==> harbor <==
## fpu16_top
module fpu16_top(
    input         aclk,
    input  [15:0] a,
    input  [15:0] b,
    input         a_valid,
    input         b_valid,
    output [15:0] add_result,
    output        add_valid,
    output [15:0] sub_result,
    output        sub_valid,
    output [15:0] mul_result,
    output        mul_valid,
    output [7:0]  cmp_result,
    output        cmp_valid
    );
clock: 7.73 ns
lec_check: 0
abc_area: 1
cap_margin: 10
core_margin: 2
core_utilization: 72
cts_cluster_size: 72
gpl_timing_driven: 1
max_routing_layer: met4
min_routing_layer: met1
place_density_lb_addon: 0.06
setup_slack_margin: 0.75
slew_margin: 20
tns_end_percent: 45
run.sh (not shown) runs the stock make flow with config.mk's settings and CLKGATE_MAP_FILE=.
==> inputs of fjord, as changes to harbor <==
- CAP_MARGIN: 10 -> 20
- CORE_ASPECT_RATIO: not set -> 0.5
- CTS_CLUSTER_DIAMETER: not set -> 386
- CTS_CLUSTER_SIZE: 72 -> 100
- GPL_TIMING_DRIVEN: 1 -> not set
- MAX_ROUTING_LAYER: met4 -> not set
- MIN_ROUTING_LAYER: met1 -> not set
- PLACE_DENSITY: not set -> 0.41
- PLACE_DENSITY_LB_ADDON: 0.06 -> not set
- SETUP_SLACK_MARGIN: 0.75 -> 1.37
- TNS_END_PERCENT: 45 -> 10
==> flow/constraint.sdc (replaced) <==
create_clock -name core_clock -period 4.59 [get_ports {aclk}]
set_input_delay 0.9180 -clock core_clock [delete_from_list [all_inputs] [get_ports {aclk}]]
set_output_delay 0.9180 -clock core_clock [all_outputs]
set_load 0.01 [all_outputs]
==> inputs of raven, as changes to harbor <==
- ABC_AREA: 1 -> not set
- CAP_MARGIN: 10 -> 15
- CORE_UTILIZATION: 72 -> 70
- CTS_CLUSTER_SIZE: 72 -> not set
- GPL_TIMING_DRIVEN: 1 -> not set
- MIN_ROUTING_LAYER: met1 -> not set
- PLACE_DENSITY_LB_ADDON: 0.06 -> not set
- SETUP_SLACK_MARGIN: 0.75 -> 1.64
- TNS_END_PERCENT: 45 -> 5
==> flow/constraint.sdc (replaced) <==
create_clock -name core_clock -period 6.44 [get_ports {aclk}]
set_input_delay 1.2880 -clock core_clock [delete_from_list [all_inputs] [get_ports {aclk}]]
set_output_delay 1.2880 -clock core_clock [all_outputs]
set_load 0.01 [all_outputs]
==> comparison table <==
| metric | harbor | raven | fjord |
|---|---|---|---|
| Number of cells in Yosys stat | 3,692 | 3,271 | 3,692 |
| Vert. Die Dim | 210.8 um | 215.2 um | 150.3 um |
| Run status | did not finish | finished with violations | did not finish |
| Failing step | 5_1_grt | - | 5_1_grt |
| Reasons for failing layout checks | - | negative setup slack | - |
| Yosys cell types | 59 | 97 | 59 |
| Post CTS Setup Buffer Count | 60 | 57 | 75 |
| Placed cell area | 0.03459 sq mm | 0.03605 sq mm | 0.03536 sq mm |
| Sequential cell area fraction in the yosys report | 45.69% | 45.08% | 45.69% |
| Post_cts resized | 201 | 194 | 388 |
| AO/OA Area Share | 10.33% | 14.56% | 10.33% |
| Top cell area share | 45.69% | 45.08% | 45.69% |
| Post-synthesis chip area from yosys | 0.03080 sq mm | 0.03122 sq mm | 0.03080 sq mm |
| Xor/xnor share of the synthesized area | 2.925% | 3.358% | 2.925% |
| Post-Place Worst Slack | -0.8760 ns | -2.257 ns | -3.610 ns |
| Portion of netlist area occupied by mux cells | 0.5850% | 4.953% | 0.5850% |
| Adder-cell share of the synthesized area | 12.93% | 12.76% | 12.93% |
| Core area | 0.04204 sq mm | 0.04412 sq mm | 0.04211 sq mm |
| Placer's final routability congestion estimate | 1.042 | 1.047 | 1.012 |
| Synthesized instance count | 3,692 | 3,271 | 3,692 |
| Die outline area | 0.04445 sq mm | 0.04631 sq mm | 0.04455 sq mm |
| Floorplan Utilization | 73.26% | 70.76% | 73.14% |
| Total clock buffers created by CTS | 67 | 66 | 11 |
| Horiz. Die Dim | 210.8 um | 215.2 um | 296.5 um |
| Mapped Area | 0.03080 sq mm | 0.03122 sq mm | 0.03080 sq mm |
| Half-perimeter wire length after detailed placement | 65,640 um | 68,170 um | 68,550 um |
| Post-synthesis average cell area | 8.342 sq um | 9.545 sq um | 8.342 sq um |
| Number of rows created at floorplan | 75 | 77 | 53 |
| Simple-gate share of the synthesized area | 19.66% | 14.30% | 19.66% |

---

==> run a <==
Starting RTL as in the previous note.
export LEC_CHECK = 0
export ABC_AREA = 0
export CAP_MARGIN = 20
export CELL_PAD_IN_SITES_GLOBAL_PLACEMENT = 3
export CORE_ASPECT_RATIO = 0.91
export CORE_MARGIN = 3
export CORE_UTILIZATION = 61
export GPL_ROUTABILITY_DRIVEN = 1
export PLACE_DENSITY_LB_ADDON = 0.1
export SLEW_MARGIN = 20
create_clock -name core_clock -period 6.71 [get_ports {aclk}]
==> run b: changes against run a <==
- ABC_AREA: 0 -> 1
- CELL_PAD_IN_SITES_GLOBAL_PLACEMENT: 3 -> default
- CORE_ASPECT_RATIO: 0.91 -> default
- CORE_MARGIN: 3 -> 2
- CORE_UTILIZATION: 61 -> 71
- CTS_CLUSTER_DIAMETER: default -> 211
- GPL_ROUTABILITY_DRIVEN: 1 -> default
- MAX_ROUTING_LAYER: default -> met4
- PLACE_DENSITY_LB_ADDON: 0.1 -> default
==> flow/constraint.sdc (replaced) <==
create_clock -name core_clock -period 7.11 [get_ports {aclk}]
set_input_delay 1.4220 -clock core_clock [delete_from_list [all_inputs] [get_ports {aclk}]]
set_output_delay 1.4220 -clock core_clock [all_outputs]
set_load 0.01 [all_outputs]
==> results_tabular.tex <==
% Implementation results table
\begin{tabular}{lr}
\hline
Metric & Value \\
\hline
\multicolumn{2}{l}{\textbf{Run status}} \\
\quad Run status & complete, but fails checks \\
\quad Reasons for failing layout checks & negative setup slack \\
\multicolumn{2}{l}{\textbf{Synth}} \\
\quad Mapped Cells & 3,692 \\
\quad Ao+oa area frac & 10.33\% \\
\quad Synth cell count leaders & sky130\_fd\_sc\_hd\_\_nand2\_1, sky130\_fd\_sc\_hd\_\_dfxtp\_1, sky130\_fd\_sc\_hd\_\_inv\_1 \\
\quad Post-synthesis xor/xnor area fraction & 2.925\% \\
\quad Synthesized area per cell & 8.342 um\^{}2 \\
\quad MUX share of area & 0.5850\% \\
\quad Dominant kind of combinational cell & simple AND/OR/NAND/NOR gates \\
\multicolumn{2}{l}{\textbf{Floorplanning}} \\
\quad Vertical die size & 212.3 um \\
\quad Die width & 212.3 um \\
\quad Core Footprint & 0.04298 mm\^{}2 \\
\quad Fraction of the core area occupied by cells at floorplan & 71.66\% \\
\multicolumn{2}{l}{\textbf{Timing}} \\
\quad Setup slack of the critical path after layout & -0.6890 ns \\
\quad Number of endpoints failing setup at the final stage & 12 \\
\hline
\end{tabular}
-- figures above: run b

==> results_tabular.tex <==
% Generated from flow reports
\begin{tabular}{lr}
\hline
Metric & Value \\
\hline
\multicolumn{2}{l}{\textbf{Run status}} \\
\quad Run status & did not finish \\
\quad Exit stage & global placement without I/O \\
\quad Error message & [ERROR FLW-0024] Place density exceeds 1.0 (current PLACE\_DENSITY\_LB\_ADDON =  0.1). Please check if the value of  PLACE\_DENSITY\_LB\_ADDON is between 0 and 0.99. \\
\multicolumn{2}{l}{\textbf{Synth}} \\
\quad Synthesized area per cell & 9.545 um\^{}2 \\
\quad Synth cell count leaders & sky130\_fd\_sc\_hd\_\_dfxtp\_1, sky130\_fd\_sc\_hd\_\_nor2\_1, sky130\_fd\_sc\_hd\_\_nand2\_1 \\
\quad Cell type with the largest total area & sky130\_fd\_sc\_hd\_\_dfxtp\_1 \\
\quad Dominant kind of combinational cell & AND-OR/OR-AND gates \\
\quad Mapped Cells & 3,271 \\
\quad MUX share of area & 4.953\% \\
\multicolumn{2}{l}{\textbf{Floorplanning}} \\
\quad Die width & 243.2 um \\
\quad Fraction of the core area occupied by cells at floorplan & 62.12\% \\
\hline
\end{tabular}
-- figures above: run a


---

==> v4 <==
fpu16_top again, from the RTL that the note above started with.
// fpu16_top
module fpu16_top(
    input         aclk,
    input  [15:0] a,
    input  [15:0] b,
    input         a_valid,
    input         b_valid,
    output [15:0] add_result,
    output        add_valid,
    output [15:0] sub_result,
    output        sub_valid,
    output [15:0] mul_result,
    output        mul_valid,
    output [7:0]  cmp_result,
    output        cmp_valid
    );
clock: 4.99 ns
lec_check: 0
cap_margin: 20
cell_pad_in_sites_detail_placement: 2
cell_pad_in_sites_global_placement: 1
core_aspect_ratio: 0.92
core_margin: 2
core_utilization: 24
cts_cluster_diameter: 249
gpl_timing_driven: 0
max_routing_layer: met4
slew_margin: 20
==> v29: changes against v4 <==
- CELL_PAD_IN_SITES_DETAIL_PLACEMENT: 2 -> default
- CELL_PAD_IN_SITES_GLOBAL_PLACEMENT: 1 -> default
- CORE_ASPECT_RATIO: 0.92 -> default
- CORE_UTILIZATION: 24 -> 31
- CTS_CLUSTER_DIAMETER: 249 -> default
- GPL_TIMING_DRIVEN: 0 -> default
- MAX_ROUTING_LAYER: met4 -> default
==> flow/constraint.sdc (replaced) <==
create_clock -name core_clock -period 7.96 [get_ports {aclk}]
set_input_delay 1.5920 -clock core_clock [delete_from_list [all_inputs] [get_ports {aclk}]]
set_output_delay 1.5920 -clock core_clock [all_outputs]
set_load 0.01 [all_outputs]
==> v31: changes against v4 <==
- CAP_MARGIN: 20 -> 40
- CELL_PAD_IN_SITES_DETAIL_PLACEMENT: 2 -> default
- CELL_PAD_IN_SITES_GLOBAL_PLACEMENT: 1 -> default
- CORE_ASPECT_RATIO: 0.92 -> default
- CORE_UTILIZATION: 24 -> 19
- CTS_CLUSTER_DIAMETER: 249 -> default
- GPL_ROUTABILITY_DRIVEN: default -> 0
- GPL_TIMING_DRIVEN: 0 -> default
- MAX_ROUTING_LAYER: met4 -> met5
==> flow/constraint.sdc (replaced) <==
create_clock -name core_clock -period 8.12 [get_ports {aclk}]
set_input_delay 1.6240 -clock core_clock [delete_from_list [all_inputs] [get_ports {aclk}]]
set_output_delay 1.6240 -clock core_clock [all_outputs]
set_load 0.01 [all_outputs]
==> results <==
The highest sequential share of layout area belongs to v29, the lowest to v4.
The lowest clock skew belongs to v29, the highest to v31.
v29 completed without violations. v4 completed, yet does not pass: setup timing. v31 produced a clean layout.
Against v29, the power of v31 is lower by about 3%.
Between v31 and v4, the lower combinational power is in v31 (gap about 50%, measured against v4).
Against v29, the die size of v4 is higher by about 30%.
Via count: v31 is lower than v4 (about 5%).
Synthesized cell count is the same in v31 and v4.
The lowest clock power belongs to v31, the highest to v4.
==> figures <==
Status: v29 no timing/DRC/antenna violations; v4 failed layout checks; v31 no timing/DRC/antenna violations
Reasons for failing layout checks: v29 -; v4 setup timing; v31 -
# diodes: v29 2; v4 6; v31 2
FF-to-FF Start: v29 u_sub.l_e_1[0]; v4 u_mul.mul_m_raw_2[12]; v31 u_sub.l_e_1[0]
Final weighted congestion in routability-driven placement: v29 0.9227; v4 0.9077; v31 -
Layout buffer count excluding clock buffers: v29 566; v4 462; v31 552
Largest stage delay on the critical path: v29 0.54 ns; v4 0.37 ns; v31 0.42 ns
Arrival time of data at the critical path endpoint: v29 8.30 ns; v4 8.14 ns; v31 8.46 ns
Total routed wire length on the met1 layer: v29 39250 um; v4 51320 um; v31 36670 um
Logic cell area: v29 16650 um^2; v4 17840 um^2; v31 16640 um^2
Clk. pwr: v29 3320 uW; v4 5520 uW; v31 3080 uW
# resized after CTS: v29 38; v4 455; v31 27
Non-clock buffers, area share: v29 0.1152; v4 0.09193; v31 0.1102
Worst-path fanout max: v29 4; v4 10; v31 5
Tool warnings: v29 47; v4 48; v31 46
First-pass GRT wire length: v29 129500 um; v4 166300 um; v31 130600 um
CP Buf/Inv Count: v29 9; v4 7; v31 7
Measured slew at the worst slew-check pin: v29 1.071 ns; v4 1.256 ns; v31 0.9267 ns

---

==> inputs of v19 <==
Starting RTL as in the previous note.
// fpu16_top
module fpu16_top(
    input         aclk,
    input  [15:0] a,
    input  [15:0] b,
    input         a_valid,
    input         b_valid,
    output [15:0] add_result,
    output        add_valid,
    output [15:0] sub_result,
    output        sub_valid,
    output [15:0] mul_result,
    output        mul_valid,
    output [7:0]  cmp_result,
    output        cmp_valid
    );
    fpu_add_pipe u_add(
        .aclk(aclk),
        .s_axis_a_tdata(a), .s_axis_b_tdata(b),
        .s_axis_a_tvalid(a_valid), .s_axis_b_tvalid(b_valid),
        .m_axis_result_tdata(add_result), .m_axis_result_tvalid(add_valid));
    fpu_sub_pipe u_sub(
        .aclk(aclk),
        .s_axis_a_tdata(a), .s_axis_b_tdata(b),
        .s_axis_a_tvalid(a_valid), .s_axis_b_tvalid(b_valid),
        .m_axis_result_tdata(sub_result), .m_axis_result_tvalid(sub_valid));
    fpu_mul_pipe u_mul(
        .aclk(aclk),
        .s_axis_a_tdata(a), .s_axis_b_tdata(b),
        .s_axis_a_tvalid(a_valid), .s_axis_b_tvalid(b_valid),
        .m_axis_result_tdata(mul_result), .m_axis_result_tvalid(mul_valid));
    fpu_comp_large u_cmp(
        .aclk(aclk),
        .s_axis_a_tdata(a), .s_axis_b_tdata(b),
        .s_axis_a_tvalid(a_valid), .s_axis_b_tvalid(b_valid),
        .m_axis_result_tdata(cmp_result), .m_axis_result_tvalid(cmp_valid));
endmodule
Settings: LEC_CHECK=0, CAP_MARGIN=20, CORE_ASPECT_RATIO=0.52, CORE_MARGIN=2, CORE_UTILIZATION=26, GPL_ROUTABILITY_DRIVEN=1, HOLD_SLACK_MARGIN=0.17, MIN_ROUTING_LAYER=met2, PLACE_DENSITY_LB_ADDON=0.16, SETUP_SLACK_MARGIN=-0.79, SLEW_MARGIN=20; clock period 8.0 ns.
==> v25 (differences from v19) <==
Settings changed: CORE_ASPECT_RATIO 0.52 to default, CORE_UTILIZATION 26 to 72, CTS_CLUSTER_SIZE from default to 46, GPL_ROUTABILITY_DRIVEN 1 to default, HOLD_SLACK_MARGIN 0.17 to default, MIN_ROUTING_LAYER met2 to default, PLACE_DENSITY from default to 0.7, PLACE_DENSITY_LB_ADDON 0.16 to default, SETUP_SLACK_MARGIN -0.79 to default.
==> flow/constraint.sdc (replaced) <==
create_clock -name core_clock -period 7.55 [get_ports {aclk}]
set_input_delay 1.5100 -clock core_clock [delete_from_list [all_inputs] [get_ports {aclk}]]
set_output_delay 1.5100 -clock core_clock [all_outputs]
set_load 0.01 [all_outputs]
==> impl_metrics.toml <==
# implementation run metrics
[status]
violations = "negative setup slack"
status = "failed layout checks"

[setup_path]
timing.reg2reg.setup_slack_ps = 3810
critPathTopFamily = "adder cells"

[worst_hold_path]
hold_path_startpoint = "u_mul.opb_2[2]$_DFF_P_"

[final_timing]
final_critical_path_setup_slack_ps = -710
timing.final.setup_violations = 16

[finish]
final-nonclk-buf-share = 0.115

[routing]
post-route-drc-count = 0
(the above is from v19)
==> impl_metrics.toml <==
# implementation run metrics
[status]
last-stage-reached = "global routing (5_1_grt)"
flow.first_error = "[ERROR GRT-0232] Routing congestion too high. Check the congestion heatmap in the GUI."
status = "aborted with a tool error"

[global_routing]
met1_usage = 0.762
grt-ovfl-total = 28

[yosys]
postSynthCellCount = 3271
yosys_simple_share = 0.143
yosys-top-cells-count = "dfxtp_1 (703), nor2_1 (296), nand2_1 (291)"
ys_async_sr_fraction = 0

[floorplan]
ioPinCount = 95
(the above is from v25)

---

==> job 2887: inputs <==
fpu16_top again, from the RTL that the note above started with.
Settings: LEC_CHECK=0, ABC_AREA=1, CAP_MARGIN=20, CELL_PAD_IN_SITES_DETAIL_PLACEMENT=2, CELL_PAD_IN_SITES_GLOBAL_PLACEMENT=1, CORE_ASPECT_RATIO=1.39, CORE_MARGIN=2, CORE_UTILIZATION=44, CTS_CLUSTER_DIAMETER=249, CTS_CLUSTER_SIZE=67, GPL_TIMING_DRIVEN=0, MAX_ROUTING_LAYER=met5, SLEW_MARGIN=20, TNS_END_PERCENT=95; clock period 4.99 ns.
==> inputs of job 1881, as changes to job 2887 <==
Settings changed: ABC_AREA 1 to default, CELL_PAD_IN_SITES_DETAIL_PLACEMENT 2 to default, CELL_PAD_IN_SITES_GLOBAL_PLACEMENT 1 to default, CORE_ASPECT_RATIO 1.39 to default, CORE_UTILIZATION 44 to 72, CTS_CLUSTER_DIAMETER 249 to default, CTS_CLUSTER_SIZE 67 to 45, GPL_TIMING_DRIVEN 0 to default, MAX_ROUTING_LAYER met5 to default, PLACE_DENSITY_LB_ADDON from default to 0.25, TNS_END_PERCENT 95 to default.
==> flow/constraint.sdc (replaced) <==
create_clock -name core_clock -period 7.55 [get_ports {aclk}]
set_input_delay 1.5100 -clock core_clock [delete_from_list [all_inputs] [get_ports {aclk}]]
set_output_delay 1.5100 -clock core_clock [all_outputs]
set_load 0.01 [all_outputs]
==> inputs of job 912, as changes to job 2887 <==
Settings changed: ABC_AREA 1 to default, CELL_PAD_IN_SITES_DETAIL_PLACEMENT 2 to default, CELL_PAD_IN_SITES_GLOBAL_PLACEMENT 1 to default, CORE_ASPECT_RATIO 1.39 to default, CORE_UTILIZATION 44 to 70, CTS_CLUSTER_DIAMETER 249 to default, CTS_CLUSTER_SIZE 67 to default, GPL_TIMING_DRIVEN 0 to default, MAX_ROUTING_LAYER met5 to default, SETUP_SLACK_MARGIN from default to -0.48, TNS_END_PERCENT 95 to default.
==> flow/constraint.sdc (replaced) <==
create_clock -name core_clock -period 7.04 [get_ports {aclk}]
set_input_delay 1.4080 -clock core_clock [delete_from_list [all_inputs] [get_ports {aclk}]]
set_output_delay 1.4080 -clock core_clock [all_outputs]
set_load 0.01 [all_outputs]
==> inputs of job 570, as changes to job 2887 <==
Settings changed: ABC_AREA 1 to default, CELL_PAD_IN_SITES_DETAIL_PLACEMENT 2 to default, CELL_PAD_IN_SITES_GLOBAL_PLACEMENT 1 to default, CORE_ASPECT_RATIO 1.39 to default, CORE_UTILIZATION 44 to 61, CTS_CLUSTER_DIAMETER 249 to default, CTS_CLUSTER_SIZE 67 to default, GPL_TIMING_DRIVEN 0 to default, MAX_ROUTING_LAYER met5 to default, SETUP_SLACK_MARGIN from default to 1.56, TNS_END_PERCENT 95 to default.
==> flow/constraint.sdc (replaced) <==
create_clock -name core_clock -period 5.67 [get_ports {aclk}]
set_input_delay 1.1340 -clock core_clock [delete_from_list [all_inputs] [get_ports {aclk}]]
set_output_delay 1.1340 -clock core_clock [all_outputs]
set_load 0.01 [all_outputs]
==> results <==
Synth top cell by count: job 912 sky130_fd_sc_hd__dfxtp_1; job 1881 sky130_fd_sc_hd__dfxtp_1; job 570 sky130_fd_sc_hd__dfxtp_1; job 2887 sky130_fd_sc_hd__nand2_1
Status: job 912 complete, but fails checks; job 1881 stopped before the end; job 570 complete, but fails checks; job 2887 stopped before the end
Failing step: job 912 -; job 1881 global routing; job 570 -; job 2887 clock tree synthesis
Layout check failures: job 912 setup timing; job 1881 -; job 570 setup timing; job 2887 -
Finished Layout Cells: job 912 4,407; job 1881 -; job 570 4,589; job 2887 -
Highest fanout seen on the critical path: job 912 7; job 1881 -; job 570 7; job 2887 -
Total via count after detailed routing: job 912 29,870; job 1881 -; job 570 27,350; job 2887 -
Met1 routed wirelength after detailed routing: job 912 38,890 µm; job 1881 -; job 570 39,300 µm; job 2887 -
Final period utilization: job 912 112.7%; job 1881 -; job 570 130.7%; job 2887 -
Post-CTS Setup Inserts: job 912 22; job 1881 115; job 570 75; job 2887 -
WP depth: job 912 35; job 1881 -; job 570 37; job 2887 -
Power Internal: job 912 11.55 mW; job 1881 -; job 570 15.56 mW; job 2887 -
Worst hold path class: job 912 reg2reg; job 1881 -; job 570 reg2reg; job 2887 -
Seq power: job 912 6.41 mW; job 1881 -; job 570 7.72 mW; job 2887 -
Power figures rest on the tool's default switching activity, not on a simulated workload.
